==> run A: inputs <==
==> flow/design.v (excerpt) <==
module system_bus
	#(parameter DATA_WIDTH = 8, 
	parameter ADDR_WIDTH = 14, 
	parameter NO_OF_MASTER = 4, 
	parameter NO_OF_SLAVE = 8,
	parameter [NO_OF_SLAVE*ADDR_WIDTH-1:0] SLAVE_BASE_ADDR = {14'd10, 14'd20, 14'd30, 14'd40, 14'd50, 14'd60, 14'd70, 14'd80}, 
	parameter [NO_OF_SLAVE*ADDR_WIDTH-1:0] SLAVE_END_ADDR = {14'd19, 14'd29, 14'd39, 14'd49, 14'd59, 14'd69, 14'd79, 14'd89}
	) 
	(
	input clk,
	input reset_n,
	input [ADDR_WIDTH*NO_OF_MASTER-1:0]  addr_avm, 
	output [DATA_WIDTH*NO_OF_MASTER-1:0]  readdata_avm,
	input [DATA_WIDTH*NO_OF_MASTER-1:0]  writedata_avm, 
	input [NO_OF_MASTER-1:0]  readen_avm,
	input [NO_OF_MASTER-1:0]  writeen_avm,
	output [NO_OF_MASTER-1:0]  readvalid_avm,
	output [NO_OF_MASTER-1:0]  writevalid_avm,
	input [NO_OF_MASTER-1:0]  waitrequest_avm,
	input [4*NO_OF_MASTER-1:0]priority_no,
	output [ADDR_WIDTH*NO_OF_SLAVE-1:0]  addr_avs,
	input [DATA_WIDTH*NO_OF_SLAVE-1:0]  readdata_avs,
	output [DATA_WIDTH*NO_OF_SLAVE-1:0]  writedata_avs,
	output [NO_OF_SLAVE-1:0]  readen_avs,
	output [NO_OF_SLAVE-1:0]  writeen_avs,
	input [NO_OF_SLAVE-1:0]  readvalid_avs,
	input [NO_OF_SLAVE-1:0]  writevalid_avs,
	output reg [NO_OF_SLAVE-1:0]  waitrequest_avs
	);
Settings: LEC_CHECK=0, CAP_MARGIN=20, CORE_MARGIN=2, CORE_UTILIZATION=72, PLACE_DENSITY_LB_ADDON=0.0, SETUP_SLACK_MARGIN=1.39, SLEW_MARGIN=20, TNS_END_PERCENT=5; clock period 4.87 ns.
run.sh (not shown) runs the stock make flow with config.mk's settings and CLKGATE_MAP_FILE=.
==> run D: changes against run A <==
CTS_CLUSTER_SIZE = 72   (was not set)
SETUP_SLACK_MARGIN = 0.71   (was 1.39)
TNS_END_PERCENT = not set   (was 5)
==> run C: changes against run A <==
ABC_AREA = 1   (was not set)
CAP_MARGIN = 25   (was 20)
CELL_PAD_IN_SITES_GLOBAL_PLACEMENT = 3   (was not set)
CORE_ASPECT_RATIO = 0.61   (was not set)
CORE_UTILIZATION = 40   (was 72)
MAX_ROUTING_LAYER = met4   (was not set)
PLACE_DENSITY_LB_ADDON = not set   (was 0.0)
SETUP_SLACK_MARGIN = not set   (was 1.39)
SLEW_MARGIN = 5   (was 20)
TNS_END_PERCENT = not set   (was 5)
==> flow/constraint.sdc (replaced) <==
create_clock -name core_clock -period 8.98 [get_ports {clk}]
set_input_delay 1.7960 -clock core_clock [delete_from_list [all_inputs] [get_ports {clk}]]
set_output_delay 1.7960 -clock core_clock [all_outputs]
set_load 0.01 [all_outputs]
==> run K: changes against run A <==
CORE_UTILIZATION = 40   (was 72)
PLACE_DENSITY = 0.6   (was not set)
PLACE_DENSITY_LB_ADDON = not set   (was 0.0)
SETUP_SLACK_MARGIN = not set   (was 1.39)
TNS_END_PERCENT = not set   (was 5)
==> flow/constraint.sdc (replaced) <==
create_clock -name core_clock -period 7.0 [get_ports {clk}]
set_input_delay 1.4000 -clock core_clock [delete_from_list [all_inputs] [get_ports {clk}]]
set_output_delay 1.4000 -clock core_clock [all_outputs]
set_load 0.01 [all_outputs]
==> comparison table <==
Run status: run D stopped before the end; run A stopped before the end; run K no timing/DRC/antenna violations; run C no timing/DRC/antenna violations
Stage where the flow stopped: run D global routing (5_1_grt); run A global routing (5_1_grt); run K -; run C -
Routability congestion estimate from global placement: run D 1.01; run A 1.03; run K 0.938; run C 0.991
Area growth from synthesis to layout: run D -; run A -; run K 24.5%; run C 22.5%
Category of the worst setup path capture point: run D -; run A -; run K flip-flop; run C flip-flop
Number of gates on the worst path with buffers counted: run D -; run A -; run K 12; run C 19
Crit path to: run D -; run A -; run K mux_demux_slave_corresponding_master[3][2]; run C mux_demux_slave_corresponding_master[6][1]
Crit-path max cell delay: run D -; run A -; run K 710 ps; run C 470 ps
Worst hold path startpoint: run D -; run A -; run K slave_en_flag[5]; run C slave_en_flag[4]
Met1 wire length: run D -; run A -; run K 42.7 mm; run C 61.1 mm
Synth mux share: run D 3.97%; run A 3.97%; run K 3.97%; run C 1.60%
Yosys chip area: run D 31900 um2; run A 31900 um2; run K 31900 um2; run C 33900 um2
Post-cts resize count: run D 3; run A 93; run K 0; run C 0
Power spent charging and discharging nets: run D -; run A -; run K 0.00291 W; run C 0.00188 W
Seq group: run D -; run A -; run K 0.00440 W; run C 0.00324 W
Clk pin slew, worst setup/hold paths: run D -; run A -; run K 60 ps; run C 70 ps
Pre-CTS setup slack: run D -67.4 ps; run A 52.1 ps; run K 1390 ps; run C 3510 ps
Logic area: run D -; run A -; run K 14300 um2; run C 14600 um2
Tap Cells: run D -; run A -; run K 1050; run C 1105
TritonCTS buffer count: run D 66; run A 61; run K 74; run C 61
Count of vias placed by the detailed router: run D -; run A -; run K 26267; run C 30627
Hold Crit Class: run D -; run A -; run K flip-flop to flip-flop; run C flip-flop to flip-flop
Critical path peak fanout: run D -; run A -; run K 14; run C 15
Power figures rest on the tool's default switching activity, not on a simulated workload.
